--- flow/run.sh ---
#!/bin/bash
# the make line also repeats each setting of config.mk as NAME=value (left out here)
make -C /OpenROAD-flow-scripts/flow DESIGN_CONFIG=/design/flow/config.mk WORK_HOME=/design/flow/orfs CLKGATE_MAP_FILE= finish
--- flow/config.mk ---
export PLATFORM = sky130hd
export DESIGN_NAME = snack
export DESIGN_NICKNAME = snack
export VERILOG_FILES = /design/flow/design.v
export SDC_FILE = /design/flow/constraint.sdc
export NUM_CORES = 4
export LEC_CHECK = 0
export ABC_AREA = 1
export CAP_MARGIN = 0
export CELL_PAD_IN_SITES_DETAIL_PLACEMENT = 1
export CELL_PAD_IN_SITES_GLOBAL_PLACEMENT = 0
export CORE_MARGIN = 2
export CORE_UTILIZATION = 27
export CTS_CLUSTER_SIZE = 95
export GPL_ROUTABILITY_DRIVEN = 0
export MIN_ROUTING_LAYER = met2
export PLACE_DENSITY = 0.45
export SETUP_SLACK_MARGIN = 0.85
export SLEW_MARGIN = 20
export TNS_END_PERCENT = 10
--- flow/constraint.sdc ---
create_clock -name core_clock -period 6.78 [get_ports {clk}]
set_input_delay 1.3560 -clock core_clock [delete_from_list [all_inputs] [get_ports {clk}]]
set_output_delay 1.3560 -clock core_clock [all_outputs]
set_load 0.01 [all_outputs]
--- flow/design.v ---
`timescale 1ns / 1ps
module keycheck(
    input clk,
    input rst_n,
    input key,
    output reg key_v
);
    reg [2:0] key_cnt;
    always @(posedge clk or negedge rst_n) begin
        if (!rst_n)
            key_cnt <= 3'b000;
        else
            key_cnt <= {key_cnt[1:0], key};
    end
    always @(posedge clk or negedge rst_n) begin
        if (!rst_n)
            key_v <= 1'b0;
        else if (key_cnt == 3'b110)
            key_v <= 1'b1;
        else
            key_v <= 1'b0;
    end
endmodule
`timescale 1ns / 1ps
module snack_control(
    input clk,
    input rst_n,
    input key_r,
    input key_l,
    input key_u,
    input key_d,
    input [9:0] box_x,
    input [8:0] box_y,
    input [9:0] x_pos,
    input [8:0] y_pos,
    input [1:0] speed_mode,
    output reg drive,
    output  snack_r,
    output snake_head
    );
    wire key_r1;
    wire key_l1;
    wire key_u1;
    wire key_d1;
    reg [1:0] dir; 
    parameter right = 2'd0;
    parameter left = 2'd1;
    parameter up = 2'd2;
    parameter down = 2'd3;
    keycheck r_keycheck(
        .clk(clk),
        .rst_n(rst_n),
        .key(key_r),
        .key_v(key_r1)
    );
    keycheck l_keycheck(
        .clk(clk),
        .rst_n(rst_n),
        .key(key_l),
        .key_v(key_l1)
    );
    keycheck u_keycheck(
        .clk(clk),
        .rst_n(rst_n),
        .key(key_u),
        .key_v(key_u1)
    );
    keycheck d_keycheck(
        .clk(clk),
        .rst_n(rst_n),
        .key(key_d),
        .key_v(key_d1)
    );
    always @(posedge clk or negedge rst_n)
        if (!rst_n) dir <= right;
        else if (key_r1 && dir != left) dir <= right;
        else if (key_l1 && dir != right) dir <= left;
        else if (key_u1 && dir != down) dir <= up;
        else if (key_d1 && dir != up) dir <= down;
    reg [9:0] snack_x[19:0];
    reg [8:0] snack_y[19:0];
    reg [20:0] cnt_m; 
    reg [20:0]update_time;
    always @( posedge clk or negedge rst_n) begin
    if(!rst_n)
        update_time = 19'd4200;
      else begin
         case (speed_mode)
         2'b00: update_time <= 20'd6200;  
         2'b01: update_time <= 20'd4200;  
         2'b10: update_time <= 20'd3200;  
         endcase
        end
    end
     reg fin;
    always @(posedge clk or negedge rst_n)
        if (!rst_n) cnt_m <= 19'd0;
        else if (fin) cnt_m <= 19'd0;
        else if (cnt_m == update_time) cnt_m <= 19'd0;
        else cnt_m <= cnt_m + 19'd1;
    always @(posedge clk or negedge rst_n)
        if (!rst_n) begin
            snack_x[0] <= 10'd400;
            snack_y[0] <= 10'd300;
        end else if (cnt_m == update_time)
            case (dir)
                right: if (snack_x[0] >= 10'd799) snack_x[0] <= 10'd0;
                       else snack_x[0] <= snack_x[0] + 10'd5;
                left: if (snack_x[0] == 10'd0) snack_x[0] <= 10'd799;
                      else snack_x[0] <= snack_x[0] - 10'd5;
                up: if (snack_y[0] >= 10'd599) snack_y[0] <= 10'd0;
                    else snack_y[0] <= snack_y[0] + 10'd5;
                down: if (snack_y[0] == 10'd0) snack_y[0] <= 10'd599;
                      else snack_y[0] <= snack_y[0] - 10'd5;
            endcase
    always @(posedge clk or negedge rst_n)
        if (!rst_n) begin
            snack_x[1] <= 10'd0;
            snack_y[1] <= 10'd0;
            snack_x[2] <= 10'd0;
            snack_y[2] <= 10'd0;
            snack_x[3] <= 10'd0;
            snack_y[3] <= 10'd0;
            snack_x[4] <= 10'd0;
            snack_y[4] <= 10'd0;
            snack_x[5] <= 10'd0;
            snack_y[5] <= 10'd0;
            snack_x[6] <= 10'd0;
            snack_y[6] <= 10'd0;
            snack_x[7] <= 10'd0;
            snack_y[7] <= 10'd0;
            snack_x[8] <= 10'd0;
            snack_y[8] <= 10'd0;
            snack_x[9] <= 10'd0;
            snack_y[9] <= 10'd0;
            snack_x[10] <= 10'd0;
            snack_y[10] <= 10'd0;
            snack_x[11] <= 10'd0;
            snack_y[11] <= 10'd0;
            snack_x[12] <= 10'd0;
            snack_y[12] <= 10'd0;
            snack_x[13] <= 10'd0;
            snack_y[13] <= 10'd0;
            snack_x[14] <= 10'd0;
            snack_y[14] <= 10'd0;
            snack_x[15] <= 10'd0;
            snack_y[15] <= 10'd0;
            snack_x[16] <= 10'd0;
            snack_y[16] <= 10'd0;
            snack_x[17] <= 10'd0;
            snack_y[17] <= 10'd0;
            snack_x[18] <= 10'd0;
            snack_y[18] <= 10'd0;
            snack_x[19] <= 10'd0;
            snack_y[19] <= 10'd0;
        end else if (cnt_m == update_time) begin
            snack_x[1] <= snack_x[0];
            snack_y[1] <= snack_y[0];
            snack_x[2] <= snack_x[1];
            snack_y[2] <= snack_y[1];
            snack_x[3] <= snack_x[2];
            snack_y[3] <= snack_y[2];
            snack_x[4] <= snack_x[3];
            snack_y[4] <= snack_y[3];
            snack_x[5] <= snack_x[4];
            snack_y[5] <= snack_y[4];
            snack_x[6] <= snack_x[5];
            snack_y[6] <= snack_y[5];
            snack_x[7] <= snack_x[6];
            snack_y[7] <= snack_y[6];
            snack_x[8] <= snack_x[7];
            snack_y[8] <= snack_y[7];
            snack_x[9] <= snack_x[8];
            snack_y[9] <= snack_y[8];
            snack_x[10] <= snack_x[9];
            snack_y[10] <= snack_y[9];
            snack_x[11] <= snack_x[10];
            snack_y[11] <= snack_y[10];
            snack_x[12] <= snack_x[11];
            snack_y[12] <= snack_y[11];
            snack_x[13] <= snack_x[12];
            snack_y[13] <= snack_y[12];
            snack_x[14] <= snack_x[13];
            snack_y[14] <= snack_y[13];
            snack_x[15] <= snack_x[14];
            snack_y[15] <= snack_y[14];
            snack_x[16] <= snack_x[15];
            snack_y[16] <= snack_y[15];
            snack_x[17] <= snack_x[16];
            snack_y[17] <= snack_y[16];
            snack_x[18] <= snack_x[17];
            snack_y[18] <= snack_y[17];
            snack_x[19] <= snack_x[18];
            snack_y[19] <= snack_y[18];
        end
    reg [4:0] length;
    always @(posedge clk or negedge rst_n)
        if (!rst_n) begin
            length <= 5'd1;
            drive <= 1'd0;
        end else if (drive) drive <= 1'd0;
        else if (snack_x[0] >= box_x-10'd10&&snack_x[0]<=box_x+10'd10 && snack_y[0] >= box_y-10'd10&&snack_y[0]<=box_y+10'd10) begin
            drive <= 1'd1;
            if (length < 5'd20) length <= length + 5'd1;
            else length <= length;
        end
    always @(posedge clk or negedge rst_n)
        if (!rst_n) fin <= 1'b0;
        else if ((snack_x[0] == snack_x[1] && snack_y[0] == snack_y[1]) ||
                 (snack_x[0] == snack_x[2] && snack_y[0] == snack_y[2]) ||
                 (snack_x[0] == snack_x[3] && snack_y[0] == snack_y[3]) ||
                 (snack_x[0] == snack_x[4] && snack_y[0] == snack_y[4]) ||
                 (snack_x[0] == snack_x[5] && snack_y[0] == snack_y[5]) ||
                 (snack_x[0] == snack_x[6] && snack_y[0] == snack_y[6]) ||
                 (snack_x[0] == snack_x[7] && snack_y[0] == snack_y[7]) ||
                 (snack_x[0] == snack_x[8] && snack_y[0] == snack_y[8]) ||
                 (snack_x[0] == snack_x[9] && snack_y[0] == snack_y[9]) ||
                 (snack_x[0] == snack_x[10] && snack_y[0] == snack_y[10]) ||
                 (snack_x[0] == snack_x[11] && snack_y[0] == snack_y[11]) ||
                 (snack_x[0] == snack_x[12] && snack_y[0] == snack_y[12]) ||
                 (snack_x[0] == snack_x[13] && snack_y[0] == snack_y[13]) ||
                 (snack_x[0] == snack_x[14] && snack_y[0] == snack_y[14]) ||
                 (snack_x[0] == snack_x[15] && snack_y[0] == snack_y[15]) ||
                 (snack_x[0] == snack_x[16] && snack_y[0] == snack_y[16]) ||
                 (snack_x[0] == snack_x[17] && snack_y[0] == snack_y[17]) ||
                 (snack_x[0] == snack_x[18] && snack_y[0] == snack_y[18]) ||
                 (snack_x[0] == snack_x[19] && snack_y[0] == snack_y[19] )) fin <= 1'b1;
                      assign snack_r = (
                (x_pos >= snack_x[1]-10'd10 && x_pos <= snack_x[1]+10'd10)&&(y_pos >= snack_y[1]-10'd10 && y_pos <= snack_y[1]+10'd10)&&length > 5'd1)||
                ((x_pos >= snack_x[2]-10'd10 && x_pos <= snack_x[2]+10'd10)&&(y_pos >= snack_y[2]-10'd10 && y_pos <= snack_y[2]+10'd10)&&length > 5'd2)||
                ((x_pos >= snack_x[3]-10'd10 && x_pos <= snack_x[3]+10'd10)&&(y_pos >= snack_y[3]-10'd10 && y_pos <= snack_y[3]+10'd10)&&length > 5'd3)||
                ((x_pos >= snack_x[4]-10'd10 && x_pos <= snack_x[4]+10'd10)&&(y_pos >= snack_y[4]-10'd10 && y_pos <= snack_y[4]+10'd10)&&length > 5'd4)||
                ((x_pos >= snack_x[5]-10'd10 && x_pos <= snack_x[5]+10'd10)&&(y_pos >= snack_y[5]-10'd10 && y_pos <= snack_y[5]+10'd10)&&length > 5'd5)||
                ((x_pos >= snack_x[6]-10'd10 && x_pos <= snack_x[6]+10'd10)&&(y_pos >= snack_y[6]-10'd10 && y_pos <= snack_y[6]+10'd10)&&length > 5'd6)||
                ((x_pos >= snack_x[7]-10'd10 && x_pos <= snack_x[7]+10'd10)&&(y_pos >= snack_y[7]-10'd10 && y_pos <= snack_y[7]+10'd10)&&length > 5'd7)||
                ((x_pos >= snack_x[8]-10'd10 && x_pos <= snack_x[8]+10'd10)&&(y_pos >= snack_y[8]-10'd10 && y_pos <= snack_y[8]+10'd10)&&length > 5'd8)||
                ((x_pos >= snack_x[9]-10'd10 && x_pos <= snack_x[9]+10'd10)&&(y_pos >= snack_y[9]-10'd10 && y_pos <= snack_y[9]+10'd10)&&length > 5'd9)||
                ((x_pos >= snack_x[10]-10'd10 && x_pos <= snack_x[10]+10'd10)&&(y_pos >= snack_y[10]-10'd10 && y_pos <= snack_y[10]+10'd10)&&length > 5'd10)||
                ((x_pos >= snack_x[11]-10'd10 && x_pos <= snack_x[11]+10'd10)&&(y_pos >= snack_y[11]-10'd10 && y_pos <= snack_y[11]+10'd10)&&length > 5'd11)||
                ((x_pos >= snack_x[12]-10'd10 && x_pos <= snack_x[12]+10'd10)&&(y_pos >= snack_y[12]-10'd10 && y_pos <= snack_y[12]+10'd10)&&length > 5'd12)||
                ((x_pos >= snack_x[13]-10'd10 && x_pos <= snack_x[13]+10'd10)&&(y_pos >= snack_y[13]-10'd10 && y_pos <= snack_y[13]+10'd10)&&length > 5'd13)||
                ((x_pos >= snack_x[14]-10'd10 && x_pos <= snack_x[14]+10'd10)&&(y_pos >= snack_y[14]-10'd10 && y_pos <= snack_y[14]+10'd10)&&length > 5'd14)||
                ((x_pos >= snack_x[15]-10'd10 && x_pos <= snack_x[15]+10'd10)&&(y_pos >= snack_y[15]-10'd10 && y_pos <= snack_y[15]+10'd10)&&length > 5'd15)||
                ((x_pos >= snack_x[16]-10'd10 && x_pos <= snack_x[16]+10'd10)&&(y_pos >= snack_y[16]-10'd10 && y_pos <= snack_y[16]+10'd10)&&length > 5'd16)||
                ((x_pos >= snack_x[17]-10'd10 && x_pos <= snack_x[17]+10'd10)&&(y_pos >= snack_y[17]-10'd10 && y_pos <= snack_y[17]+10'd10)&&length > 5'd17)||
                ((x_pos >= snack_x[18]-10'd10 && x_pos <= snack_x[18]+10'd10)&&(y_pos >= snack_y[18]-10'd10 && y_pos <= snack_y[18]+10'd10)&&length > 5'd18)||
                ((x_pos >= snack_x[19]-10'd10 && x_pos <= snack_x[19]+10'd10)&&(y_pos >= snack_y[19]-10'd10 && y_pos <= snack_y[19]+10'd10)&&length > 5'd19);
                  assign snake_head=((x_pos >= snack_x[0]-10'd10 && x_pos <= snack_x[0]+10'd10)&&(y_pos >= snack_y[0]-10'd10 && y_pos <= snack_y[0]+10'd10));
endmodule
`timescale 1ns / 1ps
module random(
    input clk,
    input rst_n,
    output reg [8:0] rand_num
    );
    always @(posedge clk or negedge rst_n)
        if (!rst_n) rand_num <= 9'd132;
        else begin
            rand_num[0] <= rand_num[8];
            rand_num[1] <= rand_num[0];
            rand_num[2] <= rand_num[1];
            rand_num[3] <= rand_num[2];
            rand_num[4] <= rand_num[3] ^ rand_num[8];
            rand_num[5] <= rand_num[4] ^ rand_num[8];
            rand_num[6] <= rand_num[5] ^ rand_num[8];
            rand_num[7] <= rand_num[6];
            rand_num[8] <= rand_num[7];
            if (rand_num > 9'd240)
                rand_num <= rand_num % 9'd240;
        end
endmodule
`timescale 1ns / 1ps
module box_create(
    input clk,
    input rst_n,
    input [8:0] rand_num,
    input rand_drive,
    output reg [9:0] rand_x,
    output reg [9:0] rand_y
    );
    reg flag;
    always @(posedge clk or negedge rst_n)
        if (!rst_n) begin
            rand_x <= 9'd300;
            rand_y <= 9'd300;
            flag <= 1'b0;
        end else if (rand_drive) begin
            flag <= 1'b1;
            rand_x <= rand_num;
        end else if (flag == 1'b1) begin
            rand_y <= rand_num;
            flag <= 1'b0;
        end
endmodule
`timescale 1ns / 1ps
module random_box(
    input clk,
    input rst_n,
    input drive,
    output wire [9:0] box_x,
    output wire [9:0] box_y
    );
    wire [8:0] rand_num;
    random U1_random(
        .clk(clk),
        .rst_n(rst_n),
        .rand_num(rand_num)
    );
    wire [9:0] rand_x;
    wire [9:0] rand_y;
    box_create U1_box_create(
        .clk(clk),
        .rst_n(rst_n),
        .rand_num(rand_num),
        .rand_drive(drive),
        .rand_x(rand_x),
        .rand_y(rand_y)
    );
    assign box_x = rand_x;
    assign box_y = rand_y;
endmodule
`timescale 1ns / 1ps
module PS2(
	input clk, rst,
	input ps2_clk, ps2_data,
	output reg up, left, right, down
	);
reg ps2_clk_falg0, ps2_clk_falg1, ps2_clk_falg2;
wire negedge_ps2_clk = !ps2_clk_falg1 & ps2_clk_falg2;
reg negedge_ps2_clk_shift;
reg [9:0] data;
reg data_break, data_done, data_expand;
reg[7:0]temp_data;
reg[3:0]num;
always@(posedge clk or posedge rst)begin
	if(rst)begin
		ps2_clk_falg0<=1'b0;
		ps2_clk_falg1<=1'b0;
		ps2_clk_falg2<=1'b0;
	end
	else begin
		ps2_clk_falg0<=ps2_clk;
		ps2_clk_falg1<=ps2_clk_falg0;
		ps2_clk_falg2<=ps2_clk_falg1;
	end
end
always@(posedge clk or posedge rst)begin
	if(rst)
		num<=4'd0;
	else if (num==4'd11)
		num<=4'd0;
	else if (negedge_ps2_clk)
		num<=num+1'b1;
end
always@(posedge clk)begin
	negedge_ps2_clk_shift<=negedge_ps2_clk;
end
always@(posedge clk or posedge rst)begin
	if(rst)
		temp_data<=8'd0;
	else if (negedge_ps2_clk_shift)begin
		case(num)
			4'd2 : temp_data[0]<=ps2_data;
			4'd3 : temp_data[1]<=ps2_data;
			4'd4 : temp_data[2]<=ps2_data;
			4'd5 : temp_data[3]<=ps2_data;
			4'd6 : temp_data[4]<=ps2_data;
			4'd7 : temp_data[5]<=ps2_data;
			4'd8 : temp_data[6]<=ps2_data;
			4'd9 : temp_data[7]<=ps2_data;
			default: temp_data<=temp_data;
		endcase
	end
	else temp_data<=temp_data;
end
always@(posedge clk or posedge rst)begin
	if(rst)begin
		data_break<=1'b0;
		data<=10'd0;
		data_done<=1'b0;
		data_expand<=1'b0;
	end
	else if(num==4'd11)begin
		if(temp_data==8'hE0)begin
			data_expand<=1'b1;
		end
		else if(temp_data==8'hF0)begin
			data_break<=1'b1;
		end
		else begin
			data<={data_expand,data_break,temp_data};
			data_done<=1'b1;
			data_expand<=1'b0;
			data_break<=1'b0;
		end
	end
	else begin
		data<=data;
		data_done<=1'b0;
		data_expand<=data_expand;
		data_break<=data_break;
	end
end
always @(posedge clk or posedge rst) begin
	if (rst) begin
		up <= 1'b0; left <= 1'b0; right <= 1'b0; down <= 1'b0;
	end
	else case (data)
        10'h275:down <= 1;
        10'h375:down <= 0;
        10'h26B:left <= 1;
        10'h36B:left <= 0;
        10'h274:right <= 1;
        10'h374:right <= 0;
        10'h272:up<=1;
        10'h372:up<=0;
    endcase
end
endmodule
`timescale 1ns / 1ps
module VGA(
	input clk,                    
	input rst,
	input [11:0]Din,			 
	output reg [8:0]row,		 
	output reg [9:0]col,		 
	output reg rdn,			 
	output reg [3:0]R, G, B, 
	output reg HS, VS			 
   );
reg [9:0] h_count;  
	always @ (posedge clk) begin
		if (rst)  h_count <= 10'h0;
		else if  (h_count == 10'd799)
					 h_count <= 10'h0;
			  else h_count <= h_count + 10'h1;
	end
reg [9:0] v_count;  
	always @ (posedge clk or posedge rst) begin
		if (rst)  v_count <= 10'h0;
		else if  (h_count == 10'd799) begin
					if (v_count == 10'd524) v_count <= 10'h0;
					else v_count <= v_count + 10'h1;
		end
	end
wire	[9:0] row_addr = v_count - 10'd35;		 
wire	[9:0] col_addr = h_count - 10'd143;		 
wire			h_sync = (h_count > 10'd95);		 
wire			v_sync = (v_count > 10'd1);		 
wire			read   = (h_count > 10'd142) &&	 
							(h_count < 10'd783) &&	 
							(v_count > 10'd34)  &&	 
							(v_count < 10'd525);		 
always @ (posedge clk) begin
	row <= row_addr[8:0];	 
	col <= col_addr;			 
	rdn <= ~read;				 
	HS  <= h_sync;				 
	VS  <= v_sync;				 
	R   <= rdn ? 4'h0 : Din[3:0];		 
	G	 <= rdn ? 4'h0 : Din[7:4];		 
	B	 <= rdn ? 4'h0 : Din[11:8];	 
end
endmodule
`timescale 1ns / 1ps
module draw_snake(
    input clk,
    input rdn,
    input [8:0] row,
    input [9:0] col,
    input rst_n,
    input [9:0] box_x,
    input [8:0] box_y,
    output reg [11:0] pixel,
    input snake_r,
    input snake_head
    );
    parameter RED = 12'b0000_0000_1111;
    parameter GREEN = 12'b0000_1111_0000;
    parameter BLUE = 12'b1111_0000_0000;
    parameter YELLOW = 12'b0000_1111_1111;
    always @(posedge clk ) begin
        if (rst_n==0) pixel <= YELLOW;
        else if (!rdn) begin 
        if(snake_head) pixel<=YELLOW;
          else  if (snake_r) pixel <= GREEN; 
            else if (col >= box_x-10'd10 &&col<=box_x+10'd10 && row>=box_y-10'd10&& row<=box_y+10'd10) pixel <= RED; 
            else pixel <= 12'h000; 
        end
    end
endmodule
`timescale 1ns / 1ps
module Bpmusic(
input key,
input clk,
output reg beep
);
reg [15:0] cnt;
reg [15:0] prediv;
reg [12:0] delay;
always @(posedge clk) begin
if (key == 1'b1) begin
	beep <= 1'b0;
	delay <= 13'd0;
	cnt <= 16'd0;
	prediv <= 16'hBA9E;
end
else begin
	cnt <= cnt + 1'b1;
	if (cnt == prediv) begin
		beep <= ~beep;
		cnt <= 0;
		delay <= delay +1'b1;
		case(delay)
			13'd1000:prediv <= 16'hA648;
			13'd2000:prediv <= 16'h941F;
			13'd3000:prediv <= 16'h8BCF;
			13'd4000:prediv <= 16'h7C90;
			13'd5000:prediv <= 16'h6EFA;
			13'd6000:prediv <= 16'h62DD;
			13'd7000:begin
				prediv <= 16'hBA9E;
				delay <= 13'd0;
				end
			default : prediv <= prediv;
			endcase
	end
end 
end
endmodule
`timescale 1ns / 1ps
module snack(
    input ps2_data,
    input ps2_clk,
    input clk,
    input [1:0] speed_mode,
    input rst_n,
    input key,
    output hsync,
    output vsync,
    output beep,
    output [3:0] vga_r,
    output [3:0] vga_g,
    output [3:0] vga_b
    );
    wire key_r,key_l,key_u,key_d;
    PS2 ps2(.clk(clk),.rst(!rst_n),.ps2_clk(ps2_clk),.ps2_data(ps2_data),.up(key_u),.left(key_l),.right(key_r),.down(key_d));
    wire [9:0] col;
    wire [8:0] row;
    wire [9:0] box_x;
    wire [8:0] box_y;
    wire drive;
    wire snake_r;
    wire snake_head;
    snack_control u1_snack_control(
        .clk(clk),
        .rst_n(rst_n),
        .key_r(key_r),
        .key_l(key_l),
        .key_u(key_u),
        .key_d(key_d),
        .box_x(box_x),
        .box_y(box_y),
        .x_pos(col),
        .y_pos(row),
        .speed_mode(speed_mode),
        .drive(drive),
        .snack_r(snake_r),
        .snake_head(snake_head)
                  );
    random_box u1_random_box(
        .clk(clk),
        .rst_n(rst_n),
        .drive(drive), 
        .box_x(box_x), 
        .box_y(box_y)
    );
    wire [11:0] pixel;
    wire rdn;
    reg control_signal;
    wire [3:0]vga_r1;
    wire [3:0]vga_g1;
    wire [3:0]vga_b1;
    wire hsync1;
    wire vsync1;
    wire [3:0]vga_r2;
    wire [3:0]vga_g2;
    wire [3:0]vga_b2;
    wire hsync2;
    wire vsync2;
    VGA vga0(
        .clk(clk),
        .rst(!rst_n),
        .R(vga_r1),
        .G(vga_g1),
        .B(vga_b1),
        .HS(hsync1),
        .VS(vsync1),
        .row(row),
        .col(col),
        .rdn(rdn),
        .Din(pixel)
    );
    assign vga_r2 = 4'h0;
    assign vga_g2 = 4'h0;
    assign vga_b2 = 4'h0;
    assign hsync2 = 1'b0;
    assign vsync2 = 1'b0;
    draw_snake draw(
        .clk(clk),
        .rdn(rdn),
        .row(row),
        .col(col),
        .rst_n(rst_n),
        .box_x(box_x),
        .box_y(box_y),
        .pixel(pixel),
        .snake_r(snake_r),
        .snake_head(snake_head)
    );
    always @(posedge clk or negedge rst_n) begin
        if (!rst_n) begin
            control_signal <= 1'b0;  
        end else begin
            control_signal <=1'b1;
        end
    end
    assign vga_r = control_signal ? vga_r1 : vga_r2;
    assign vga_g = control_signal ? vga_g1 : vga_g2;
    assign vga_b = control_signal ? vga_b1 : vga_b2;
    assign hsync = control_signal ? hsync1 : hsync2;
    assign vsync = control_signal ? vsync1 : vsync2;
    Bpmusic music (
    .clk(clk),
    .key(key),
    .beep(beep)
    );
endmodule
==> run_results.csv, run 1 <==
group,metric,value,unit
status,outcome,"timing/DRC/antenna clean",
worst_setup_path,path_max_fanout,6,
floorplan,initCoreUtil,0.272,
logic_synthesis,synth.top_cells.by_count,"1554 x sky130_fd_sc_hd__nand2_1, 868 x sky130_fd_sc_hd__ha_1, 856 x sky130_fd_sc_hd__inv_1",
worst_setup_path,critical_path.cell_chain,"ha_1, o21ai_0, nor2_1, inv_1, nor2_1, nand3_1, xor2_1, ha_1, nand2_1, nor2_1, nand2_1, o21ai_0, nand3_1, nor2_1, nand2_1, nand2_1, nor2_1, nand2_1, nor2_1, nand3_1, nand2_1, nand2_1, nand2_1",
worst_setup_path,cp_common_cell,"sky130_fd_sc_hd__nand2_1",
hold_path,hold_path.startpoint,"ps2.ps2_clk_falg0$_DFF_PN0_",
floorplan,fp.dieArea,0.215,mm²
logic_synthesis,ys_area,0.0570,mm²
power_and_ir_drop,power-top-group,"clock",
worst_setup_path,worstReg2RegStart,"u1_snack_control.snack_x[5][2]$_DFFE_PN0P_",
run,warnings,113,
logic_synthesis,synth-seq-cells,584,
power_and_ir_drop,total_power,11600,µW
worst_setup_path,timing.reg2reg.setup_slack,2750,ps
global_route,grt_pass1_wl,333,mm
floorplan,floorplan.io_pins,22,
power_and_ir_drop,comb-power,2850,µW
worst_setup_path,startpoint,"u1_snack_control.snack_x[5][2]$_DFFE_PN0P_",
worst_setup_path,cpPeakStageDelay,780,ps
worst_setup_path,end_kind,"flop",
route,detailedRoute.firstIterationViolations,11600,
clock_network,cts_tree,"done",
worst_setup_path,worst_setup_path_endpoint,"draw.pixel[3]$_SDFFE_PN1N_",
power_and_ir_drop,comb_power_share,0.246,
logic_synthesis,synth-cells-yosys,7738,
clock_network,clock_tree.buffer_depth,3,
power_and_ir_drop,switching_power,4220,µW
global_route,largest_net_degree_at_the_start_of_global_routing,188,
logic_synthesis,synth-seq-area-share,0.250,
cells_and_area,nNetsFinal,8475,
final_timing,clock.fmax,248,MHz
clock_network,clk-insertion-delay-late,760,ps
power_and_ir_drop,clockPowerShare,0.419,
global_route,total_routing_usage_gr,0.301,
floorplan,chipWidth,463,µm
route,routed_via_count,74000,
worst_setup_path,path_depth,23,
global_route,initial_antenna_violation_count,0,
route,routed_wl,220,mm
clock_network,cts_inserted_buffers,80,
floorplan,fp.dieH,463,µm
worst_setup_path,worst_path_max_delay_cell,"sky130_fd_sc_hd__o21ai_0",
final_timing,finalWorstPathRequiredPeriod,4030,ps
placement,numPortBuffers,17,
power_and_ir_drop,power.density,184,mW/mm²
clock_network,cts_hold_buffers,0,
route,drt-pass1-iter-count,10,
final_timing,timing_max_transition_violations_final,0,
logic_synthesis,synth.cell_area,0.0570,mm²
worst_setup_path,worstPathBufferInverterCount,1,
run,drv.max_cap_violation_count,0,
final_timing,fin_setup_tns,0,ps
global_route,grt_remaining_overflow,0,
route,wl_per_cell,21.0,µm
hold_path,min_path_cells,0,
logic_synthesis,synth.most_common_cell,"sky130_fd_sc_hd__nand2_1",
power_and_ir_drop,pwr.group.clock,4850,µW
worst_setup_path,arrival_worst_endpoint,4660,ps
logic_synthesis,synth.cellmix.simpleShare,0.229,
cells_and_area,layout_overhead_on_the_synthesized_area,10.5,%
hold_path,holdCritPathClass,"reg2reg",
cells_and_area,final_cell_count_no_fill,10500,
power_and_ir_drop,seq-power,3880,µW
logic_synthesis,netlist_top_cells_area,"sky130_fd_sc_hd__dfrtp_1 21%, sky130_fd_sc_hd__ha_1 19%, sky130_fd_sc_hd__xor2_1 11%",
clock_network,root_buffer,"sky130_fd_sc_hd__clkbuf_16",
worst_setup_path,reg2regPathDepth,23,
clock_network,post-cts-setup-buffer-count,0,
final_timing,post-route-period-util,0.594,
power_and_ir_drop,sw_frac_of_total,0.365,
clock_network,ctsResizeCount,0,
logic_synthesis,yosysTopAreaCellShare,0.211,
global_route,grt_pass1_vias,82200,
floorplan,coreArea,0.210,mm²
floorplan,placement_rows,168,
final_timing,holdWs,351,ps
route,detail_route.drc_violations,0,
worst_setup_path,crit_path_start_kind,"flop",
logic_synthesis,postSynth.topFlopCell,"sky130_fd_sc_hd__dfrtp_1",
clock_network,clock_sinks,584,
route,antenna_left,0,
placement,dp_cells,10300,
logic_synthesis,ys.warnings.count,12,
power_and_ir_drop,seqPwrFrac,0.335,
placement,dp.final_hpwl,157,mm
logic_synthesis,compound_area_frac,0.118,
final_timing,tightestPinTransition,1330,ps
logic_synthesis,yosys_xor_share,0.132,
power_and_ir_drop,power.internal,7350,µW
logic_synthesis,postSynthCellCount,7738,
logic_synthesis,post_synth.cell_area_avg,7.36,µm²
route,via_per_inst,7.05,
final_timing,worst_clock_skew,50.3,ps
final_timing,slew-limit-headroom,0.108,
logic_synthesis,netlist_logic_family_top,"simple AND/OR/NAND/NOR gates",
clock_network,clk_pin_slew,60,ps
hold_path,worst_hold_path.endpoint,"ps2.ps2_clk_falg1$_DFF_PN0_",
worst_setup_path,required,7410,ps
worst_setup_path,worstSetupPathType,"reg2reg",
final_timing,grt_setup_unrepaired,"no",
power_and_ir_drop,vdd_drop_max,0.226,mV
final_timing,final-hold-violation-count,0,
final_timing,setup_viol,0,
logic_synthesis,yosysUniqueCellTypes,65,
worst_setup_path,kind_of_cell_with_the_highest_combined_delay_on_the_critical_path,"simple AND/OR/NAND/NOR gates",
logic_synthesis,ys_async_sr_fraction,0.858,
logic_synthesis,fa_ha_area_frac,0.191,
logic_synthesis,edf_count,0,
worst_setup_path,worst_r2r_endpoint,"draw.pixel[3]$_SDFFE_PN1N_",
clock_network,h-tree-depth,3,
logic_synthesis,post-synth-top-area-cell,"sky130_fd_sc_hd__dfrtp_1",
logic_synthesis,synth.mux.area_fraction,0.000593,
power_and_ir_drop,total_leakage_power,0.0294,µW
-- layer usage --
metal / share of wire / track usage
met5: 0.017 / 0.157
met4: 0.094 / 0.0662
met3: 0.40 / 0.394
met2: 0.48 / 0.353
met1: 0 / -
-- area by class of cell --
class | count | area (µm²)
Fill cell | 25700 | 147000
Multi-Input combinational cell | 5980 | 38200
Sequential cell | 584 | 14300
Tap cell | 2805 | 3510
Inverter | 870 | 3270
Clock buffer | 113 | 2360
Timing Repair Buffer | 84 | 767
Clock inverter | 36 | 537
Antenna cell | 18 | 45.0
-- per-stage QoR --
step | util | cell area (µm²) | setup slack, ps
after floorplan | - | 57000 | 3530
after global placement | 0.286 | 60000 | 2960
after detailed placement | 0.286 | 60000 | 3010
after CTS | 0.300 | 62900 | 3020
after global routing | 0.300 | 62900 | 2540
final | 0.300 | 62900 | 2750
==> run 2: changes to the inputs <==
- ABC_AREA: 1 -> unset
- CAP_MARGIN: 0 -> 30
- CTS_CLUSTER_SIZE: 95 -> unset
- GPL_ROUTABILITY_DRIVEN: 0 -> unset
- SETUP_SLACK_MARGIN: 0.85 -> unset
- TNS_END_PERCENT: 10 -> unset
==> run 2 against run 1 <==
Synthesized cell count shrank 13%. Critical endpoint is now draw.pixel[6]$_SDFFE_PN1N_. Cell area decreased by 3.9%. Register-to-register slack got worse by 750 ps. Still clean on timing, DRC and antenna. Count of clock-buffer cells in the layout grew 4. Sequential share of layout area rose by 0.96 points. Via count down 8.8%. Area after synthesis fell by 3.5%. Die area decreased by 3.4%. Clock skew up 15 ps. Critical path type unchanged. Final cell count decreased by 12%. First-iteration DRC count shrank 17%.
==> run_results.csv, run 2 <==
group,metric,value,unit
worst_setup_path,worstSetupPathType,"reg2reg",
power_and_ir_drop,comb_power_share,0.213,
placement,numPortBuffers,17,
logic_synthesis,compound_area_frac,0.129,
hold_path,worst_hold_path.endpoint,"ps2.ps2_clk_falg1$_DFF_PN0_",
power_and_ir_drop,sw_frac_of_total,0.350,
final_timing,fin_setup_tns,0,ps
logic_synthesis,postSynthCellCount,6698,
final_timing,finalWorstPathRequiredPeriod,4780,ps
route,dr.max_layer_used,"met5",
logic_synthesis,yosysUniqueCellTypes,87,
global_route,grt_remaining_overflow,0,
worst_setup_path,worstReg2RegStart,"vga0.col[5]$_DFF_P_",
power_and_ir_drop,clockPowerShare,0.432,
cells_and_area,layout_overhead_on_the_synthesized_area,9.99,%
worst_setup_path,end_kind,"flop",
logic_synthesis,ys_async_sr_fraction,0.858,
logic_synthesis,synth.most_common_cell,"sky130_fd_sc_hd__nand2_1",
cells_and_area,nNetsFinal,7312,
floorplan,coreArea,0.202,mm²
final_timing,final-hold-violation-count,0,
worst_setup_path,kind_of_cell_with_the_highest_combined_delay_on_the_critical_path,"AND-OR/OR-AND gates",
clock_network,h-tree-depth,3,
logic_synthesis,synth-seq-area-share,0.259,
logic_synthesis,netlist_logic_family_top,"simple AND/OR/NAND/NOR gates",
final_timing,timing_max_transition_violations_final,0,
worst_setup_path,crit_path_start_kind,"flop",
logic_synthesis,post-synth-top-area-cell,"sky130_fd_sc_hd__dfrtp_1",
route,antenna_left,0,
floorplan,chipWidth,455,µm
clock_network,cts_inserted_buffers,81,
final_timing,clock.fmax,209,MHz
clock_network,root_buffer,"sky130_fd_sc_hd__clkbuf_16",
route,routed-wl-met2,103,mm
placement,postPlaceCellArea,0.0576,mm²
logic_synthesis,netlist_top_cells_area,"sky130_fd_sc_hd__dfrtp_1 22%, sky130_fd_sc_hd__ha_1 20%, sky130_fd_sc_hd__nand2_1 8.2%",
hold_path,holdCritPathClass,"reg2reg",
route,detailedRoute.firstIterationViolations,9648,
logic_synthesis,synth.top_cells.by_count,"1204 x sky130_fd_sc_hd__nand2_1, 868 x sky130_fd_sc_hd__ha_1, 503 x sky130_fd_sc_hd__xor2_1",
floorplan,fp.dieArea,0.207,mm²
power_and_ir_drop,power-top-group,"clock",
final_timing,worst_clock_skew,65.3,ps
power_and_ir_drop,comb-power,2340,µW
worst_setup_path,worst_setup_path_endpoint,"draw.pixel[6]$_SDFFE_PN1N_",
logic_synthesis,synth-seq-cells,584,
logic_synthesis,fa_ha_area_frac,0.198,
power_and_ir_drop,seq-power,3910,µW
power_and_ir_drop,switching_power,3840,µW
logic_synthesis,synth.mux.area_fraction,0.00908,
clock_network,clock_tree.buffer_depth,3,
logic_synthesis,postSynth.topFlopCell,"sky130_fd_sc_hd__dfrtp_1",
global_route,grt_pass1_vias,76400,
logic_synthesis,yosysTopAreaCellShare,0.219,
floorplan,initCoreUtil,0.272,
logic_synthesis,synth.cellmix.simpleShare,0.198,
worst_setup_path,worst_path_max_delay_cell,"sky130_fd_sc_hd__dfxtp_4",
power_and_ir_drop,vdd_drop_max,0.204,mV
final_timing,setup_viol,0,
run,warnings,107,
logic_synthesis,yosys_xor_share,0.160,
worst_setup_path,path_max_fanout,31,
worst_setup_path,worst_r2r_endpoint,"draw.pixel[6]$_SDFFE_PN1N_",
status,outcome,"timing/DRC/antenna clean",
cells_and_area,final.fill_count,24000,
logic_synthesis,synth.cell_area,0.0550,mm²
cells_and_area,seq_area,0.0143,mm²
final_timing,slew-limit-headroom,0.245,
worst_setup_path,arrival_worst_endpoint,5430,ps
floorplan,placement_rows,165,
floorplan,floorplan.io_pins,22,
clock_network,clk-insertion-delay-late,770,ps
route,drt-pass1-iter-count,10,
worst_setup_path,critical_path.cell_chain,"buf_4, ha_1, a2111oi_0, o21a_1, o21ai_0, nand4_1, o2111ai_1, or3_1, o32a_1",
power_and_ir_drop,pwr.group.clock,4740,µW
worst_setup_path,required,7440,ps
clock_network,clk_pin_slew,70,ps
route,detailroute.wirelength.met3,87.8,mm
clock_network,cts_hold_buffers,0,
final_timing,grt_setup_unrepaired,"no",
clock_network,post-cts-setup-buffer-count,0,
logic_synthesis,ys_area,0.0550,mm²
power_and_ir_drop,total_leakage_power,0.0278,µW
power_and_ir_drop,power.internal,7150,µW
worst_setup_path,reg2regPathDepth,9,
route,routed_wl,213,mm
global_route,initial_antenna_violation_count,0,
logic_synthesis,synth-cells-yosys,6698,
route,via_per_inst,7.34,
global_route,grt_pass1_wl,322,mm
run,drv.max_cap_violation_count,0,
floorplan,fp.dieH,455,µm
final_timing,tightestPinTransition,1120,ps
global_route,total_routing_usage_gr,0.306,
cells_and_area,multiInputGateArea,0.0382,mm²
power_and_ir_drop,power.density,182,mW/mm²
clock_network,ctsResizeCount,0,
hold_path,hold_path.startpoint,"ps2.ps2_clk_falg0$_DFF_PN0_",
logic_synthesis,edf_count,0,
cells_and_area,layout.cell_area.non_filler,0.0605,mm²
power_and_ir_drop,seqPwrFrac,0.356,
hold_path,min_path_cells,0,
route,detail_route.drc_violations,0,
final_timing,post-route-period-util,0.705,
placement,gp_routability_congestion,0.918,
placement,dp.final_hpwl,142,mm
worst_setup_path,worstPathBufferInverterCount,1,
route,wl_per_cell,23.2,µm
clock_network,cts_tree,"done",
logic_synthesis,ys.warnings.count,12,
worst_setup_path,cpPeakStageDelay,1070,ps
clock_network,clock_sinks,584,
global_route,largest_net_degree_at_the_start_of_global_routing,186,
route,routed_via_count,67500,
worst_setup_path,timing.reg2reg.setup_slack,2000,ps
logic_synthesis,post_synth.cell_area_avg,8.21,µm²
route,route.layer.met1.wl,0,µm
worst_setup_path,path_depth,9,
worst_setup_path,startpoint,"vga0.col[5]$_DFF_P_",
run 2: layer usage:
metal / vias up / track usage
met5: - / 0.148
met4: 104 / 0.0782
met3: 1949 / 0.403
met2: 19800 / 0.353
met1: 23200 / -
li1: 22500 / -
run 2: per-stage QoR:
step / total power, µW / hold WS [ps] / setup WS, ps / cells / util
4_1_cts: 10900 / 352 / 2300 / 9173 / 0.298
3_5_place_dp: 6150 / 336 / 2310 / 9022 / 0.284
2_1_floorplan: 5200 / 331 / 2970 / 6701 / -
5_1_grt: 11300 / 362 / 1760 / 9177 / 0.299
6_report: 11000 / 347 / 2000 / 9193 / 0.299
3_3_place_gp: 6100 / 337 / 2370 / 9019 / 0.284
run 2: area by class of cell:
class                   count  area share
clock inverters            34     0.00745
clock buffers             117      0.0391
repair buffers             98      0.0150
multi-input cells        5444       0.632
well taps                2672      0.0553
diodes                     16    0.000662
flip-flops and latches    584       0.236
inverters                 228      0.0142
==> run 3: changes to the inputs <==
- CELL_PAD_IN_SITES_DETAIL_PLACEMENT: 1 -> 0
- CORE_UTILIZATION: 27 -> 55
- MIN_ROUTING_LAYER: met2 -> met1
==> run 3 against run 2 <==
Critical path type unchanged. Utilization grew 29 points. Highest routed layer unchanged. Final cell count shrank 15%. First-iteration DRC count shrank 60%. Largest cell class unchanged. Still clean. Cell area shrank 3.6%. Sequential power shrank 1%. Global-route usage grew 3.2 points.
==> run_results.csv, run 3 <==
group,metric,value,unit
status,outcome,"timing/DRC/antenna clean",
worst_setup_path,end_kind,"flop",
worst_setup_path,critical_path.cell_chain,"inv_1, ha_1, o21ai_0, nor3_1, xnor2_1, ha_1, a2111oi_0, nand3_1, a41oi_1, nor4b_1, o211ai_2, nand4_1, or4_1, or3_1, o32a_1",
placement,dp.final_hpwl,119,mm
logic_synthesis,ys_async_sr_fraction,0.858,
power_and_ir_drop,total_leakage_power,0.0275,µW
power_and_ir_drop,seq-power,3870,µW
route,wl_per_cell,22.3,µm
hold_path,hold_path.startpoint,"ps2.ps2_clk_falg0$_DFF_PN0_",
worst_setup_path,worstSetupPathType,"reg2reg",
final_timing,setup_viol,0,
logic_synthesis,post-synth-top-area-cell,"sky130_fd_sc_hd__dfrtp_1",
clock_network,cts_tree,"done",
power_and_ir_drop,clockPowerShare,0.407,
logic_synthesis,compound_area_frac,0.129,
clock_network,clk_pin_slew,60,ps
clock_network,cts_hold_buffers,0,
power_and_ir_drop,switching_power,3280,µW
logic_synthesis,fa_ha_area_frac,0.198,
route,via_per_inst,6.06,
cells_and_area,multiInputGateArea,0.0382,mm²
route,antenna_left,0,
logic_synthesis,post_synth.cell_area_avg,8.21,µm²
power_and_ir_drop,pwr.group.clock,4110,µW
hold_path,worst_hold_path.endpoint,"ps2.ps2_clk_falg1$_DFF_PN0_",
clock_network,h-tree-depth,3,
logic_synthesis,synth-seq-area-share,0.259,
logic_synthesis,postSynth.topFlopCell,"sky130_fd_sc_hd__dfrtp_1",
final_timing,timing_max_transition_violations_final,0,
power_and_ir_drop,sw_frac_of_total,0.324,
power_and_ir_drop,comb_power_share,0.209,
worst_setup_path,crit_path_start_kind,"flop",
global_route,grt_pass1_wl,272,mm
logic_synthesis,yosysTopAreaCellShare,0.219,
clock_network,clock_tree.buffer_depth,3,
global_route,total_routing_usage_gr,0.338,
logic_synthesis,edf_count,0,
worst_setup_path,path_depth,15,
final_timing,finalWorstPathRequiredPeriod,4580,ps
final_timing,fin_setup_tns,0,ps
cells_and_area,finalCoreUtilization,0.591,
worst_setup_path,kind_of_cell_with_the_highest_combined_delay_on_the_critical_path,"AND-OR/OR-AND gates",
logic_synthesis,synth.cell_area,0.0550,mm²
final_timing,final-hold-violation-count,0,
floorplan,fp.dieH,320,µm
hold_path,holdCritPathClass,"reg2reg",
floorplan,coreArea,0.0987,mm²
worst_setup_path,reg2regPathDepth,15,
logic_synthesis,postSynthCellCount,6698,
cells_and_area,nNetsFinal,7301,
route,detailedRoute.firstIterationViolations,3904,
logic_synthesis,yosysUniqueCellTypes,87,
placement,postPlaceCellArea,0.0557,mm²
final_timing,clock.fmax,218,MHz
final_timing,worst_clock_skew,29.2,ps
power_and_ir_drop,power.internal,6820,µW
logic_synthesis,synth.cellmix.simpleShare,0.198,
worst_setup_path,worstReg2RegStart,"u1_snack_control.snack_x[12][1]$_DFFE_PN0P_",
logic_synthesis,synth-seq-cells,584,
clock_network,clk-insertion-delay-late,670,ps
run,drv.max_cap_violation_count,0,
worst_setup_path,timing.reg2reg.setup_slack,2200,ps
clock_network,clock_sinks,584,
global_route,grt_remaining_overflow,0,
route,routed_via_count,47100,
final_timing,post-route-period-util,0.676,
logic_synthesis,netlist_logic_family_top,"simple AND/OR/NAND/NOR gates",
cells_and_area,seq_area,0.0143,mm²
final_timing,grt_setup_unrepaired,"no",
global_route,initial_antenna_violation_count,3,
power_and_ir_drop,comb-power,2110,µW
logic_synthesis,yosys_xor_share,0.160,
logic_synthesis,synth.most_common_cell,"sky130_fd_sc_hd__nand2_1",
worst_setup_path,worstPathBufferInverterCount,1,
floorplan,chipWidth,320,µm
floorplan,initCoreUtil,0.557,
logic_synthesis,synth-cells-yosys,6698,
clock_network,cts_inserted_buffers,73,
cells_and_area,final.fill_count,9059,
placement,numPortBuffers,17,
worst_setup_path,path_max_fanout,7,
global_route,largest_net_degree_at_the_start_of_global_routing,141,
worst_setup_path,startpoint,"u1_snack_control.snack_x[12][1]$_DFFE_PN0P_",
clock_network,root_buffer,"sky130_fd_sc_hd__clkbuf_16",
worst_setup_path,required,7340,ps
cells_and_area,layout.cell_area.non_filler,0.0583,mm²
logic_synthesis,ys_area,0.0550,mm²
floorplan,floorplan.io_pins,22,
logic_synthesis,synth.top_cells.by_count,"1204 x sky130_fd_sc_hd__nand2_1, 868 x sky130_fd_sc_hd__ha_1, 503 x sky130_fd_sc_hd__xor2_1",
worst_setup_path,cp_common_cell,"sky130_fd_sc_hd__ha_1",
route,drt-pass1-iter-count,7,
floorplan,fp.dieArea,0.103,mm²
power_and_ir_drop,power.density,173,mW/mm²
clock_network,post-cts-setup-buffer-count,0,
final_timing,tightestPinTransition,1050,ps
placement,gp_routability_congestion,0.913,
final_timing,slew-limit-headroom,0.298,
logic_synthesis,ys.warnings.count,12,
worst_setup_path,worst_path_max_delay_cell,"sky130_fd_sc_hd__a2111oi_0",
power_and_ir_drop,vdd_drop_max,0.248,mV
route,routed_wl,174,mm
worst_setup_path,worst_r2r_endpoint,"draw.pixel[6]$_SDFFE_PN1N_",
cells_and_area,layout_overhead_on_the_synthesized_area,6.01,%
power_and_ir_drop,seqPwrFrac,0.384,
run,warnings,102,
worst_setup_path,cpPeakStageDelay,620,ps
route,detail_route.drc_violations,0,
power_and_ir_drop,power-top-group,"clock",
worst_setup_path,arrival_worst_endpoint,5140,ps
route,antenna_cells,0,
hold_path,min_path_cells,0,
clock_network,ctsResizeCount,0,
logic_synthesis,netlist_top_cells_area,"sky130_fd_sc_hd__dfrtp_1 22%, sky130_fd_sc_hd__ha_1 20%, sky130_fd_sc_hd__nand2_1 8.2%",
logic_synthesis,synth.mux.area_fraction,0.00908,
floorplan,placement_rows,115,
worst_setup_path,worst_setup_path_endpoint,"draw.pixel[6]$_SDFFE_PN1N_",
global_route,grt_pass1_vias,45800,
-- run 3: metal layers --
metal | GRT usage | vias to the layer above | share of wire
met5 | 0 | - | 0.00013
li1 | - | 22700 | -
met2 | 0.531 | 1490 | 0.44
met4 | 0.113 | 4 | 0.036
met1 | 0.475 | 22600 | 0.46
met3 | 0.0508 | 332 | 0.066
-- run 3: final cells by class --
type | instances | area share
timing repair buffer | 95 | 0.0144
clock buffer | 108 | 0.0372
clock inverter | 27 | 0.00592
tap | 1287 | 0.0276
inverter | 228 | 0.0147
multi-input combinational | 5444 | 0.655
sequential | 584 | 0.245
-- run 3: stage by stage --
step | cells | total power (µW) | worst slack, ps | hold WS [ps]
6_report | 7773 | 10100 | 2200 | 361
5_1_grt | 7773 | 10500 | 1940 | 362
4_1_cts | 7771 | 10100 | 2290 | 362
3_5_place_dp | 7636 | 6000 | 2320 | 337
3_3_place_gp | 7634 | 5980 | 2420 | 337
2_1_floorplan | 6701 | 5200 | 2970 | 331
==> run 4: changes to the inputs <==
- CAP_MARGIN: 30 -> 20
- CELL_PAD_IN_SITES_DETAIL_PLACEMENT: 0 -> unset
- CELL_PAD_IN_SITES_GLOBAL_PLACEMENT: 0 -> 2
- CORE_ASPECT_RATIO: unset -> 0.76
- CORE_UTILIZATION: 55 -> 29
- GPL_TIMING_DRIVEN: unset -> 0
- MIN_ROUTING_LAYER: met1 -> unset
- PLACE_DENSITY: 0.45 -> unset
- SETUP_SLACK_MARGIN: unset -> 2.43
- clock period: 6.78 -> 40.0 ns (I/O delays scaled with it)
==> run 4 against run 3 <==
Combinational power down 79%. First-iteration DRC count up 6.6%. Register-to-register slack better by 33000 ps. Largest cell class unchanged. Utilization down 26 points.
==> run_results.csv, run 4 <==
group,metric,value,unit
hold_path,min_path_cells,0,
logic_synthesis,ys.warnings.count,12,
power_and_ir_drop,vdd_drop_max,0.0283,mV
worst_setup_path,worst_setup_path_endpoint,"vga_g[1]",
final_timing,holdWs,351,ps
power_and_ir_drop,switching_power,646,µW
clock_network,clock_sinks,584,
clock_network,cts_inserted_buffers,79,
worst_setup_path,startpoint,"control_signal$_DFF_PN0_",
hold_path,holdCritPathClass,"reg2reg",
clock_network,ctsResizeCount,0,
floorplan,fp.dieH,384,µm
run,warnings,92,
route,detail_route.drc_violations,0,
floorplan,placement_rows,139,
floorplan,fp.dieArea,0.193,mm²
logic_synthesis,synth.cellmix.simpleShare,0.198,
final_timing,setup_viol,0,
clock_network,post-cts-setup-buffer-count,0,
route,via_per_inst,5.18,
final_timing,post-route-period-util,0.248,
power_and_ir_drop,total_leakage_power,0.0288,µW
placement,postPlaceCellArea,0.0600,mm²
power_and_ir_drop,seqPwrFrac,0.342,
hold_path,hold_path.startpoint,"ps2.ps2_clk_falg0$_DFF_PN0_",
logic_synthesis,yosysUniqueCellTypes,87,
logic_synthesis,yosysTopAreaCellShare,0.219,
global_route,grt_pass1_vias,46900,
logic_synthesis,synth-seq-area-share,0.259,
placement,dp_cells,9322,
final_timing,clock.fmax,101,MHz
clock_network,h-tree-depth,3,
power_and_ir_drop,comb_power_share,0.241,
placement,numPortBuffers,16,
logic_synthesis,postSynthCellCount,6698,
route,detailedRoute.firstIterationViolations,4160,
logic_synthesis,synth.cell_area,0.0550,mm²
logic_synthesis,post_synth.cell_area_avg,8.21,µm²
final_timing,finalWorstPathRequiredPeriod,9920,ps
cells_and_area,layout.cell_area.non_filler,0.0628,mm²
clock_network,cts_hold_buffers,0,
power_and_ir_drop,power-top-group,"clock",
floorplan,floorplan.io_pins,22,
cells_and_area,final_cell_count_no_fill,9471,
power_and_ir_drop,pwr.group.clock,785,µW
run,drv.max_cap_violation_count,0,
route,wl_per_cell,25.6,µm
clock_network,clock_tree.buffer_depth,3,
status,outcome,"timing/DRC/antenna clean",
logic_synthesis,synth.top_cells.by_count,"1204 x sky130_fd_sc_hd__nand2_1, 868 x sky130_fd_sc_hd__ha_1, 503 x sky130_fd_sc_hd__xor2_1",
worst_setup_path,timing.reg2reg.setup_slack,34700,ps
worst_setup_path,worst_path_max_delay_cell,"sky130_fd_sc_hd__clkdlybuf4s50_1",
logic_synthesis,yosys_xor_share,0.160,
power_and_ir_drop,seq-power,643,µW
clock_network,clk-insertion-delay-late,710,ps
route,antenna_left,0,
logic_synthesis,fa_ha_area_frac,0.198,
worst_setup_path,path_max_fanout,4,
power_and_ir_drop,power.density,29.9,mW/mm²
worst_setup_path,worst_r2r_endpoint,"draw.pixel[6]$_SDFFE_PN1N_",
final_timing,timing_max_transition_violations_final,0,
logic_synthesis,netlist_top_cells_area,"sky130_fd_sc_hd__dfrtp_1 22%, sky130_fd_sc_hd__ha_1 20%, sky130_fd_sc_hd__nand2_1 8.2%",
cells_and_area,final.fill_count,20000,
clock_network,cts_tree,"done",
worst_setup_path,arrival_worst_endpoint,1920,ps
logic_synthesis,postSynth.topFlopCell,"sky130_fd_sc_hd__dfrtp_1",
power_and_ir_drop,sw_frac_of_total,0.343,
logic_synthesis,ys_area,0.0550,mm²
cells_and_area,layout_overhead_on_the_synthesized_area,14.2,%
floorplan,chipWidth,503,µm
worst_setup_path,worstPathBufferInverterCount,2,
route,drt-pass1-iter-count,5,
power_and_ir_drop,comb-power,453,µW
clock_network,root_buffer,"sky130_fd_sc_hd__clkbuf_16",
final_timing,worst_clock_skew,34.3,ps
worst_setup_path,cpPeakStageDelay,520,ps
cells_and_area,seq_area,0.0143,mm²
worst_setup_path,worstReg2RegStart,"u1_snack_control.snack_x[12][3]$_DFFE_PN0P_",
logic_synthesis,synth-cells-yosys,6698,
clock_network,clk_pin_slew,60,ps
worst_setup_path,path_depth,3,
logic_synthesis,netlist_logic_family_top,"simple AND/OR/NAND/NOR gates",
worst_setup_path,end_kind,"output pin",
power_and_ir_drop,clockPowerShare,0.418,
final_timing,tightestPinTransition,1220,ps
logic_synthesis,edf_count,0,
final_timing,slew-limit-headroom,0.187,
global_route,grt_remaining_overflow,0,
final_timing,fin_setup_tns,0,ps
worst_setup_path,crit_path_start_kind,"flop",
final_timing,grt_setup_unrepaired,"no",
logic_synthesis,ys_async_sr_fraction,0.858,
logic_synthesis,compound_area_frac,0.129,
floorplan,initCoreUtil,0.291,
route,routed_via_count,49000,
logic_synthesis,post-synth-top-area-cell,"sky130_fd_sc_hd__dfrtp_1",
floorplan,coreArea,0.189,mm²
worst_setup_path,required,32000,ps
worst_setup_path,worstSetupPathType,"reg2out",
worst_setup_path,critical_path.cell_chain,"and2_1, buf_4, clkdlybuf4s50_1",
global_route,total_routing_usage_gr,0.249,
hold_path,worst_hold_path.endpoint,"ps2.ps2_clk_falg1$_DFF_PN0_",
logic_synthesis,synth-seq-cells,584,
power_and_ir_drop,power.internal,1230,µW
cells_and_area,nNetsFinal,7740,
cells_and_area,multiInputGateArea,0.0382,mm²
final_timing,final-hold-violation-count,0,
placement,dp.final_hpwl,183,mm
route,routed_wl,242,mm
global_route,initial_antenna_violation_count,12,
placement,gp_routability_congestion,0.872,
worst_setup_path,reg2regPathDepth,15,
worst_setup_path,kind_of_cell_with_the_highest_combined_delay_on_the_critical_path,"buffers and inverters",
global_route,grt_pass1_wl,351,mm
logic_synthesis,synth.most_common_cell,"sky130_fd_sc_hd__nand2_1",
logic_synthesis,synth.mux.area_fraction,0.00908,
global_route,largest_net_degree_at_the_start_of_global_routing,83,
## run 4: metrics by stage
stage / total power, µW / utilization / worst slack [ps]
2_1_floorplan: 882 / - / 31100
3_3_place_gp: 1070 / 0.309 / 4940
3_5_place_dp: 1100 / 0.318 / 29630
4_1_cts: 1900 / 0.333 / 29990
5_1_grt: 1960 / 0.333 / 29930
6_report: 1880 / 0.333 / 30080
## run 4: cell type report
type                            count  area share
Antenna cell                        3    0.000120
Buffer                            445      0.0287
Clock buffer                      113      0.0367
Clock inverter                     33     0.00725
Inverter                          228      0.0137
Multi-Input combinational cell   5444       0.609
Sequential cell                   584       0.227
Tap cell                         2538      0.0506
Timing Repair Buffer               83      0.0269
## run 4: metal layers
metal,GRT usage,up-vias,routed length (µm)
met4,0.0456,0,4440
li1,-,23600,-
met1,0.396,24200,128000
met5,0,-,0
met3,0.0322,183,12700
met2,0.352,1115,96800
==> run 5: changes to the inputs <==
- CAP_MARGIN: 20 -> 30
- CELL_PAD_IN_SITES_DETAIL_PLACEMENT: unset -> 0
- CELL_PAD_IN_SITES_GLOBAL_PLACEMENT: 2 -> 0
- CORE_ASPECT_RATIO: 0.76 -> unset
- CORE_UTILIZATION: 29 -> 72
- GPL_TIMING_DRIVEN: 0 -> unset
- MIN_ROUTING_LAYER: unset -> met1
- PLACE_DENSITY_LB_ADDON: unset -> 0.02
- SETUP_SLACK_MARGIN: 2.43 -> unset
- clock period: 40.0 -> 6.78 ns (I/O delays scaled with it)
==> run 5 against run 4 <==
Worst hold slack better by 25 ps. Final cell count decreased by 21%. Routed wire length fell by 31%. Area after synthesis is the same. Utilization up 43 points. Cell area decreased by 7.8%. Sequential cell count is the same. Synthesized cell count unchanged. Sequential power increased to 6.1 times the previous value. Critical endpoint is now draw.pixel[6]$_SDFFE_PN1N_. Largest power group unchanged. Highest routed layer is now met5.
==> run_results.csv, run 5 <==
group,metric,value,unit
worst_setup_path,worst_path_max_delay_cell,"sky130_fd_sc_hd__a2111oi_0",
floorplan,placement_rows,101,
hold_path,holdCritPathClass,"reg2reg",
final_timing,finalWorstPathRequiredPeriod,4340,ps
power_and_ir_drop,power.density,174,mW/mm²
worst_setup_path,startpoint,"u1_snack_control.snack_x[12][1]$_DFFE_PN0P_",
logic_synthesis,ys_area,0.0550,mm²
power_and_ir_drop,total_leakage_power,0.0276,µW
floorplan,coreArea,0.0758,mm²
logic_synthesis,fa_ha_area_frac,0.198,
logic_synthesis,compound_area_frac,0.129,
floorplan,chipWidth,280,µm
worst_setup_path,required,7310,ps
route,via_per_inst,6.53,
clock_network,root_buffer,"sky130_fd_sc_hd__clkbuf_16",
final_timing,post-route-period-util,0.639,
worst_setup_path,worst_r2r_endpoint,"draw.pixel[6]$_SDFFE_PN1N_",
power_and_ir_drop,switching_power,3230,µW
worst_setup_path,kind_of_cell_with_the_highest_combined_delay_on_the_critical_path,"AND-OR/OR-AND gates",
final_timing,timing_max_transition_violations_final,0,
worst_setup_path,critical_path.cell_chain,"inv_1, ha_1, o21ai_0, nor3_1, xnor2_1, ha_1, a2111oi_0, nand3_1, a41oi_1, nor4b_1, o211ai_2, nand4_1, or4_1, or3_1, o32a_1",
clock_network,cts_tree,"done",
floorplan,fp.dieArea,0.0786,mm²
floorplan,floorplan.io_pins,22,
final_timing,slew-limit-headroom,0.272,
worst_setup_path,cp_common_cell,"sky130_fd_sc_hd__ha_1",
logic_synthesis,yosys_xor_share,0.160,
route,detail_route.drc_violations,0,
worst_setup_path,reg2regPathDepth,15,
placement,gp_routability_congestion,0.962,
worst_setup_path,arrival_worst_endpoint,4860,ps
logic_synthesis,yosysTopAreaCellShare,0.219,
worst_setup_path,worst_setup_path_endpoint,"draw.pixel[6]$_SDFFE_PN1N_",
cells_and_area,seq_area,0.0143,mm²
clock_network,clock_sinks,584,
route,drt-pass1-iter-count,8,
cells_and_area,layout_overhead_on_the_synthesized_area,5.33,%
status,outcome,"timing/DRC/antenna clean",
worst_setup_path,path_max_fanout,7,
power_and_ir_drop,comb_power_share,0.205,
global_route,initial_antenna_violation_count,5,
power_and_ir_drop,seq-power,3900,µW
clock_network,clk-insertion-delay-late,660,ps
logic_synthesis,postSynth.topFlopCell,"sky130_fd_sc_hd__dfrtp_1",
worst_setup_path,worstSetupPathType,"reg2reg",
logic_synthesis,synth-cells-yosys,6698,
hold_path,hold_path.startpoint,"u1_snack_control.l_keycheck.key_cnt[0]$_DFF_PN0_",
logic_synthesis,edf_count,0,
route,antenna_left,0,
clock_network,post-cts-setup-buffer-count,0,
global_route,largest_net_degree_at_the_start_of_global_routing,203,
logic_synthesis,synth.cell_area,0.0550,mm²
logic_synthesis,synth.top_cells.by_count,"1204 x sky130_fd_sc_hd__nand2_1, 868 x sky130_fd_sc_hd__ha_1, 503 x sky130_fd_sc_hd__xor2_1",
final_timing,clock.fmax,231,MHz
hold_path,min_path_cells,0,
logic_synthesis,synth-seq-area-share,0.259,
power_and_ir_drop,power.internal,6860,µW
logic_synthesis,yosysUniqueCellTypes,87,
clock_network,cts_hold_buffers,0,
power_and_ir_drop,comb-power,2070,µW
final_timing,fin_setup_tns,0,ps
logic_synthesis,synth-seq-cells,584,
worst_setup_path,path_depth,15,
cells_and_area,nNetsFinal,7297,
placement,dp.final_hpwl,114,mm
clock_network,ctsResizeCount,0,
clock_network,h-tree-depth,3,
logic_synthesis,ys.warnings.count,12,
worst_setup_path,timing.reg2reg.setup_slack,2440,ps
logic_synthesis,synth.most_common_cell,"sky130_fd_sc_hd__nand2_1",
power_and_ir_drop,sw_frac_of_total,0.320,
worst_setup_path,worstReg2RegStart,"u1_snack_control.snack_x[12][1]$_DFFE_PN0P_",
route,routed_wl,166,mm
final_timing,grt_setup_unrepaired,"no",
power_and_ir_drop,seqPwrFrac,0.386,
run,warnings,111,
global_route,grt_remaining_overflow,0,
logic_synthesis,netlist_logic_family_top,"simple AND/OR/NAND/NOR gates",
final_timing,final-hold-violation-count,0,
worst_setup_path,cpPeakStageDelay,610,ps
power_and_ir_drop,vdd_drop_max,0.244,mV
clock_network,clock_tree.buffer_depth,3,
logic_synthesis,post_synth.cell_area_avg,8.21,µm²
worst_setup_path,crit_path_start_kind,"flop",
clock_network,cts_inserted_buffers,71,
clock_network,clk_pin_slew,60,ps
route,detailedRoute.firstIterationViolations,4519,
hold_path,worst_hold_path.endpoint,"u1_snack_control.l_keycheck.key_cnt[1]$_DFF_PN0_",
final_timing,setup_viol,0,
cells_and_area,multiInputGateArea,0.0382,mm²
final_timing,worst_clock_skew,35.8,ps
worst_setup_path,worstPathBufferInverterCount,1,
global_route,total_routing_usage_gr,0.419,
power_and_ir_drop,clockPowerShare,0.408,
logic_synthesis,netlist_top_cells_area,"sky130_fd_sc_hd__dfrtp_1 22%, sky130_fd_sc_hd__ha_1 20%, sky130_fd_sc_hd__nand2_1 8.2%",
run,drv.max_cap_violation_count,0,
floorplan,initCoreUtil,0.725,
cells_and_area,final.fill_count,5708,
global_route,grt_pass1_vias,46700,
logic_synthesis,post-synth-top-area-cell,"sky130_fd_sc_hd__dfrtp_1",
power_and_ir_drop,pwr.group.clock,4120,µW
route,wl_per_cell,22.3,µm
global_route,grt_pass1_wl,260,mm
power_and_ir_drop,power-top-group,"clock",
logic_synthesis,postSynthCellCount,6698,
power_and_ir_drop,total_power,10100,µW
final_timing,tightestPinTransition,1080,ps
logic_synthesis,ys_async_sr_fraction,0.858,
placement,numPortBuffers,17,
logic_synthesis,synth.cellmix.simpleShare,0.198,
worst_setup_path,end_kind,"flop",
logic_synthesis,synth.mux.area_fraction,0.00908,
floorplan,fp.dieH,280,µm
route,routed_via_count,48700,
==> run 5: cell type report <==
cell class	instances	share of cell area
diodes	1	0.0000432
inverters	228	0.0148
flip-flops and latches	584	0.246
well taps	978	0.0211
multi-input cells	5444	0.659
clock buffers	92	0.0341
repair buffers	93	0.0149
clock inverters	40	0.00940
==> run 5: per-layer routing <==
metal | track usage | vias to the layer above | wire length [µm]
li1 | - | 22700 | -
met1 | 0.538 | 23000 | 66100
met2 | 0.657 | 2379 | 72600
met3 | 0.0904 | 669 | 16800
met4 | 0.235 | 4 | 10600
met5 | 0 | - | 28
==> run 5: through the flow <==
step / setup slack [ps] / std cells / cell area (µm²) / utilization / hold WS (ps)
floorplan: 2970 / 6701 / 55000 / - / 331
global placement: 2590 / 7322 / 55400 / 0.730 / 351
detailed placement: 2560 / 7324 / 55400 / 0.730 / 340
CTS: 2510 / 7456 / 57900 / 0.764 / 376
global route: 2080 / 7459 / 57900 / 0.764 / 387
finish: 2440 / 7460 / 57900 / 0.764 / 376
No activity file was given, so power comes from the tool's default toggle rates.
